==> inputs of run a <==
==> flow/design.v <==
`timescale 1ns/10ps
module MBF(CLK, RESET, IN_VALID, IN_DATA, X_DATA, Y_DATA, OUT_VALID);
input   CLK;
input   RESET;
input   IN_VALID;
input       [12:0]  IN_DATA;
output  reg [12:0]  X_DATA;
output  reg [12:0]  Y_DATA;
output  reg         OUT_VALID;
reg [5:0] data_cnt;
reg [12:0] s[0:10];
reg [12:0] in_data;
reg [33:0] y_h[0:11];
reg [33:0] y_l[0:11];
wire [17:0] H0, H1, H2, H3, H4, H5, H6, H7, H8, H9, H10, H11;
wire [17:0] L0, L1, L2, L3, L4, L5, L6, L7, L8, L9, L10, L11;
assign H0 = 18'd110592;
assign H1 = 18'd77824;
assign H2 = 18'd20480;
assign H3 = 18'd36864;
assign H4 = 18'd86016;
assign H5 = 18'd69632;
assign H6 = 18'd65536;
assign H7 = 18'd77824;
assign H8 = 18'd45056;
assign H9 = 18'd49152;
assign H10 = 18'd65536;
assign H11 = 18'd126976;
assign L0 = 18'd57344;
assign L1 = 18'd16384;
assign L2 = 18'd12288;
assign L3 = 18'd4096;
assign L4 = 18'd65536;
assign L5 = 18'd57344;
assign L6 = 18'd114688;
assign L7 = 18'd65536;
assign L8 = 18'd126976;
assign L9 = 18'd114688;
assign L10 = 18'd126976;
assign L11 = 18'd69632;
always@(posedge RESET or posedge CLK)
begin
    if (RESET) begin
        in_data <= 13'b0;
        s[0] <= 13'b0;
		s[1] <= 13'b0;
		s[2] <= 13'b0;
		s[3] <= 13'b0;
		s[4] <= 13'b0;
		s[5] <= 13'b0;	
		s[6] <= 13'b0;
		s[7] <= 13'b0;
		s[8] <= 13'b0;
		s[9] <= 13'b0;
		s[10] <= 13'b0;
 		y_h[0] <= 34'b0;
		y_h[1] <= 34'b0;
		y_h[2] <= 34'b0;
		y_h[3] <= 34'b0;
		y_h[4] <= 34'b0;
		y_h[5] <= 34'b0;	
		y_h[6] <= 34'b0;
		y_h[7] <= 34'b0;
		y_h[8] <= 34'b0;
		y_h[9] <= 34'b0;
		y_h[10] <= 34'b0;
		y_h[11] <= 34'b0;
		y_l[0] <= 34'b0;
		y_l[1] <= 34'b0;
		y_l[2] <= 34'b0;
		y_l[3] <= 34'b0;
		y_l[4] <= 34'b0;
		y_l[5] <= 34'b0;	
		y_l[6] <= 34'b0;
		y_l[7] <= 34'b0;
		y_l[8] <= 34'b0;
		y_l[9] <= 34'b0;
		y_l[10] <= 34'b0;
		y_l[11] <= 34'b0;
    end else begin
        in_data <= (IN_VALID) ? IN_DATA : 13'b0;
		s[0] <= in_data;
		s[1] <= s[0];
		s[2] <= s[1];
		s[3] <= s[2];
		s[4] <= s[3];
		s[5] <= s[4];
		s[6] <= s[5];
		s[7] <= s[6];
		s[8] <= s[7];
		s[9] <= s[8];
		s[10] <= s[9];
		y_h[0] <= H0 * in_data;
		y_h[1] <= H1 * s[0];
        y_h[2] <= H2 * s[1];
        y_h[3] <= H3 * s[2];
        y_h[4] <= H4 * s[3];
        y_h[5] <= H5 * s[4];
        y_h[6] <= H6 * s[5];
        y_h[7] <= H7 * s[6];
        y_h[8] <= H8 * s[7];
        y_h[9] <= H9 * s[8];
        y_h[10] <= H10 * s[9];
        y_h[11] <= H11 * s[10];
		y_l[0] <= L0 * in_data;
		y_l[1] <= L1 * s[0];
        y_l[2] <= L2 * s[1];
        y_l[3] <= L3 * s[2];
        y_l[4] <= L4 * s[3];
        y_l[5] <= L5 * s[4];
        y_l[6] <= L6 * s[5];
        y_l[7] <= L7 * s[6];
        y_l[8] <= L8 * s[7];
        y_l[9] <= L9 * s[8];
        y_l[10] <= L10 * s[9];
        y_l[11] <= L11 * s[10];
    end
end
reg [12:0] fk_x;
reg [12:0] fk_y;
always @ (posedge RESET or posedge CLK)
begin
	if (RESET) begin
		X_DATA <= 13'b0;
		Y_DATA <= 13'b0;
		fk_x <= 13'b0;
		fk_y <= 13'b0;
		OUT_VALID <= 1'b0;
	end else begin
		fk_y <= (((y_h[0] + y_h[1] + y_h[2] + y_h[3] + y_h[4] + y_h[5] + y_h[6] + y_h[7] + y_h[8] + y_h[9] + y_h[10] + y_h[11]) >> 20) & 14'd1) ? 
				(((y_h[0] + y_h[1] + y_h[2] + y_h[3] + y_h[4] + y_h[5] + y_h[6] + y_h[7] + y_h[8] + y_h[9] + y_h[10] + y_h[11]) >> 20) + 1'b1) >> 1 :
				((y_h[0] + y_h[1] + y_h[2] + y_h[3] + y_h[4] + y_h[5] + y_h[6] + y_h[7] + y_h[8] + y_h[9] + y_h[10] + y_h[11]) >> 21);
		fk_x <= (((y_l[0] + y_l[1] + y_l[2] + y_l[3] + y_l[4] + y_l[5] + y_l[6] + y_l[7] + y_l[8] + y_l[9] + y_l[10] + y_l[11]) >> 20) & 14'd1) ? 
				(((y_l[0] + y_l[1] + y_l[2] + y_l[3] + y_l[4] + y_l[5] + y_l[6] + y_l[7] + y_l[8] + y_l[9] + y_l[10] + y_l[11]) >> 20) + 1'b1) >> 1 :
				((y_l[0] + y_l[1] + y_l[2] + y_l[3] + y_l[4] + y_l[5] + y_l[6] + y_l[7] + y_l[8] + y_l[9] + y_l[10] + y_l[11]) >> 21);
		X_DATA <= fk_x;
		Y_DATA <= fk_y;
		OUT_VALID <= (fk_x) ? 1'b1 : 1'b0;
	end
end
endmodule
==> flow/run.sh <==
#!/bin/bash
# the make line also repeats each setting of config.mk as NAME=value (left out here)
make -C /OpenROAD-flow-scripts/flow DESIGN_CONFIG=/design/flow/config.mk WORK_HOME=/design/flow/orfs CLKGATE_MAP_FILE= finish
==> flow/config.mk <==
export PLATFORM = sky130hd
export DESIGN_NAME = MBF
export DESIGN_NICKNAME = MBF
export VERILOG_FILES = /design/flow/design.v
export SDC_FILE = /design/flow/constraint.sdc
export NUM_CORES = 4
export LEC_CHECK = 0
export CAP_MARGIN = 20
export CORE_MARGIN = 2
export CORE_UTILIZATION = 40
export HOLD_SLACK_MARGIN = 0.15
export SLEW_MARGIN = 20
export TNS_END_PERCENT = 45
==> flow/constraint.sdc <==
create_clock -name core_clock -period 11.1 [get_ports {CLK}]
set_input_delay 2.2200 -clock core_clock [delete_from_list [all_inputs] [get_ports {CLK}]]
set_output_delay 2.2200 -clock core_clock [all_outputs]
set_load 0.01 [all_outputs]
==> run b: changes against run a <==
==> flow/config.mk (replaced) <==
export PLATFORM = sky130hd
export DESIGN_NAME = MBF
export DESIGN_NICKNAME = MBF
export VERILOG_FILES = /design/flow/design.v
export SDC_FILE = /design/flow/constraint.sdc
export NUM_CORES = 4
export LEC_CHECK = 0
export ABC_AREA = 1
export CAP_MARGIN = 5
export CORE_MARGIN = 2
export CORE_UTILIZATION = 72
export CTS_CLUSTER_SIZE = 71
export SETUP_SLACK_MARGIN = -0.36
export SLEW_MARGIN = 40
==> flow/constraint.sdc (replaced) <==
create_clock -name core_clock -period 3.73 [get_ports {CLK}]
set_input_delay 0.7460 -clock core_clock [delete_from_list [all_inputs] [get_ports {CLK}]]
set_output_delay 0.7460 -clock core_clock [all_outputs]
set_load 0.01 [all_outputs]
==> run c: changes against run a <==
--- a/flow/config.mk
+++ b/flow/config.mk
@@ -8,6 +8,4 @@
 export CAP_MARGIN = 20
 export CORE_MARGIN = 2
-export CORE_UTILIZATION = 40
-export HOLD_SLACK_MARGIN = 0.15
+export CORE_UTILIZATION = 72
 export SLEW_MARGIN = 20
-export TNS_END_PERCENT = 45
==> flow/constraint.sdc (replaced) <==
create_clock -name core_clock -period 5.74 [get_ports {CLK}]
set_input_delay 1.1480 -clock core_clock [delete_from_list [all_inputs] [get_ports {CLK}]]
set_output_delay 1.1480 -clock core_clock [all_outputs]
set_load 0.01 [all_outputs]
==> flow_metrics.tcl <==
# yosys + openroad results
set metrics [dict create \
    setup_viol 7 \
    wire_per_inst_um 21.0 \
    maxSlewHeadroom_pct 26.9 \
    comb-cell-share_pct 53.8 \
    finalWorstSetupSlack_ns -0.258 \
    ctsResizeCount 50 \
    violations "negative setup slack" \
    dp.cells 4178 \
    ys_cells 3281 \
    highest_layer "met5" \
    crit_path_cell_trace "fa_1 > inv_1 > fa_1 > inv_2 > fa_1 > fa_1 > fa_1 > ha_4 > a2111o_1 > a21oi_4 > nor2_4 > a21oi_2 > xnor2_1 > ha_2 > nand3_4 > nand4b_1 > buf_6 > nor4_4 > nand3b_1 > nor4b_4 > a211oi_2 > xnor2_1" \
    rsz0062_at_grt "true" \
    design_area_um2 43200 \
    routed-via-count 23800 \
    holdWs_ns 0.347 \
    status "complete, but fails checks" \
    grt_pass1_vias 26600 \
    crit_buf_inv 3 \
]
That was run c.
==> flow_metrics.tcl <==
# yosys + openroad results
set metrics [dict create \
    status "complete, but fails checks" \
    violations "negative setup slack" \
    wire_per_inst_um 23.2 \
    comb-cell-share_pct 53.9 \
    ys_cells 3734 \
    maxSlewHeadroom_pct 49.1 \
    routed-via-count 28800 \
    grt_pass1_vias 31100 \
    ctsResizeCount 220 \
    finalWorstSetupSlack_ns -1.41 \
    crit_buf_inv 6 \
    design_area_um2 46300 \
    setup_viol 44 \
    highest_layer "met5" \
]
That was run b.
==> flow_metrics.tcl <==
# yosys + openroad results
set metrics [dict create \
    status "timing/DRC/antenna clean" \
    routed-via-count 21500 \
    comb-cell-share_pct 54.2 \
    ctsResizeCount 0 \
    crit_path_cell_trace "fa_1 > inv_1 > fa_1 > inv_1 > fa_1 > fa_1 > fa_1 > ha_1 > o21a_1 > nor2_1 > nor2_4 > a21oi_1 > xnor2_1 > ha_1 > nand3_1 > nand4b_1 > nor4_2 > nand3b_1 > nor4b_2 > a211oi_2 > xnor2_1" \
    highest_layer "met4" \
    finalWorstSetupSlack_ns 4.45 \
    grt_pass1_vias 23100 \
    rsz0062_at_grt "false" \
]
That was run a.

==> job 2958: inputs <==
Starts from the design.v that is shown in full above.
Settings: LEC_CHECK=0, ABC_AREA=1, CAP_MARGIN=20, CORE_ASPECT_RATIO=1.57, CORE_MARGIN=2, CORE_UTILIZATION=72, CTS_CLUSTER_DIAMETER=400, PLACE_DENSITY=0.36, SLEW_MARGIN=20, TNS_END_PERCENT=10; clock period 3.91 ns.
run.sh (not shown) runs the stock make flow with config.mk's settings and CLKGATE_MAP_FILE=.
==> inputs of job 5176, as changes to job 2958 <==
==> flow/config.mk (replaced) <==
export PLATFORM = sky130hd
export DESIGN_NAME = MBF
export DESIGN_NICKNAME = MBF
export VERILOG_FILES = /design/flow/design.v
export SDC_FILE = /design/flow/constraint.sdc
export NUM_CORES = 4
export LEC_CHECK = 0
export ABC_AREA = 1
export CAP_MARGIN = 20
export CELL_PAD_IN_SITES_DETAIL_PLACEMENT = 0
export CORE_MARGIN = 4
export CORE_UTILIZATION = 40
export CTS_CLUSTER_DIAMETER = 227
export GPL_ROUTABILITY_DRIVEN = 0
export MAX_ROUTING_LAYER = met4
export MIN_ROUTING_LAYER = met2
export PLACE_DENSITY_LB_ADDON = 0.02
export SETUP_SLACK_MARGIN = 1.62
export SLEW_MARGIN = 20
==> flow/constraint.sdc (replaced) <==
create_clock -name core_clock -period 5.98 [get_ports {CLK}]
set_input_delay 1.1960 -clock core_clock [delete_from_list [all_inputs] [get_ports {CLK}]]
set_output_delay 1.1960 -clock core_clock [all_outputs]
set_load 0.01 [all_outputs]
==> flow_summary.rst <==
Metrics
=======

.. list-table::
   :header-rows: 1

   * - Metric
     - Value
   * - Total of fill cells in the finished design
     - 2935
   * - Count of clock buffers in the final design
     - 60
   * - Run status
     - failed layout checks
   * - Pin count of the biggest net entering global routing
     - 93
   * - Final setup fails
     - 30
   * - Global-route total usage across every layer
     - 0.420
   * - Fail Reasons
     - setup timing
   * - Setup ws final
     - -1.06 ns
(the above is from job 2958)
==> flow_summary.rst <==
Metrics
=======

.. list-table::
   :header-rows: 1

   * - Metric
     - Value
   * - Global-route total usage across every layer
     - 0.366
   * - Setup ws final
     - 0.864 ns
   * - Total of fill cells in the finished design
     - 8877
   * - Run status
     - finished clean
   * - Count of clock buffers in the final design
     - 83
   * - Final setup fails
     - 0
   * - Post-synthesis adder-cell area fraction
     - 0.412
(the above is from job 5176)

==> 07-14 <==
Starts from the design.v that is shown in full above.
clock: 7.53 ns
lec_check: 0
cap_margin: 20
cell_pad_in_sites_detail_placement: 0
core_aspect_ratio: 1.85
core_margin: 2
core_utilization: 65
place_density: 0.66
setup_slack_margin: 1.56
slew_margin: 20
==> 02-24: changes against 07-14 <==
==> flow/config.mk (replaced) <==
export PLATFORM = sky130hd
export DESIGN_NAME = MBF
export DESIGN_NICKNAME = MBF
export VERILOG_FILES = /design/flow/design.v
export SDC_FILE = /design/flow/constraint.sdc
export NUM_CORES = 4
export LEC_CHECK = 0
export CAP_MARGIN = 20
export CORE_MARGIN = 2
export CORE_UTILIZATION = 40
export SLEW_MARGIN = 20
==> flow/constraint.sdc (replaced) <==
create_clock -name core_clock -period 6.72 [get_ports {CLK}]
set_input_delay 1.3440 -clock core_clock [delete_from_list [all_inputs] [get_ports {CLK}]]
set_output_delay 1.3440 -clock core_clock [all_outputs]
set_load 0.01 [all_outputs]
==> results <==
In synthesized cell count, 07-14 and 02-24 do not differ. In 02-24 the clock skew is lower than in 07-14, by 0.0021 ns. Against 07-14, the register-to-register slack of 02-24 is worse by 1.1 ns. Area after synthesis is the same in 07-14 and 02-24. Between 07-14 and 02-24, the lower worst setup slack is in 02-24 (gap 1.1 ns). Against 02-24, the first-iteration DRC count of 07-14 is lower by about 6%.

==> trial 86: inputs <==
Starts from the design.v that is shown in full above.
make LEC_CHECK=0 ABC_AREA=1 CAP_MARGIN=20 CELL_PAD_IN_SITES_DETAIL_PLACEMENT=0 CORE_ASPECT_RATIO=0.87 CORE_MARGIN=2 CORE_UTILIZATION=72 CTS_CLUSTER_SIZE=72 PLACE_DENSITY_LB_ADDON=0.04 SETUP_SLACK_MARGIN=1.19 SLEW_MARGIN=20 finish   # period 5.16 ns
==> build 42 (differences from trial 86) <==
Settings changed: CORE_ASPECT_RATIO 0.87 to not set, CORE_MARGIN 2 to 4, CORE_UTILIZATION 72 to 40, CTS_CLUSTER_DIAMETER set to 184, CTS_CLUSTER_SIZE 72 to not set, GPL_ROUTABILITY_DRIVEN set to 0, PLACE_DENSITY_LB_ADDON 0.04 to 0.02, SETUP_SLACK_MARGIN 1.19 to 1.62.
==> flow/constraint.sdc (replaced) <==
create_clock -name core_clock -period 5.98 [get_ports {CLK}]
set_input_delay 1.1960 -clock core_clock [delete_from_list [all_inputs] [get_ports {CLK}]]
set_output_delay 1.1960 -clock core_clock [all_outputs]
set_load 0.01 [all_outputs]
==> trial 79 (differences from trial 86) <==
Settings changed: CELL_PAD_IN_SITES_DETAIL_PLACEMENT 0 to not set, CORE_ASPECT_RATIO 0.87 to not set, CTS_CLUSTER_SIZE 72 to 98, PLACE_DENSITY_LB_ADDON 0.04 to not set, SETUP_SLACK_MARGIN 1.19 to 0.62, TNS_END_PERCENT set to 5.
==> flow/constraint.sdc (replaced) <==
create_clock -name core_clock -period 3.73 [get_ports {CLK}]
set_input_delay 0.7460 -clock core_clock [delete_from_list [all_inputs] [get_ports {CLK}]]
set_output_delay 0.7460 -clock core_clock [all_outputs]
set_load 0.01 [all_outputs]
==> results <==
item	trial 79	build 42	trial 86
Outcome	failed layout checks	timing/DRC/antenna clean	timing/DRC/antenna clean
Layout check failures	setup timing	-	-
Data arrival at the endpoint of the critical path	5590 ps	5570 ps	5570 ps
Quantity of gates resized following cts	389	308	224
Data required time at the worst endpoint	4300 ps	6520 ps	5660 ps
Multi-input gate area in the final layout	25300 µm²	25100 µm²	25200 µm²
Area Growth Syn to Fin	18.9%	17.5%	16.0%
CP max stage delay	610 ps	590 ps	550 ps
Capture endpoint of the worst hold path	Y_DATA[3]	Y_DATA[8]	Y_DATA[8]
Global routing usage on met2	70.8%	35.2%	61.4%
FF-to-FF End	fk_x[11]	fk_y[6]	fk_x[11]
Total negative slack for setup checks	-29990 ps	0 ps	0 ps
Buffers & Inverters on Critical Path	3	8	2
Setup Viol. Count Final	33	0	0
OpenROAD warning count	62	66	66
Beginning of the worst register-to-register path	y_l[5][24]	y_h[8][20]	y_l[8][17]
Antenna diode count	4	1	1
Relative area of non-clock buffer cells in the final design	6.10%	3.71%	4.46%
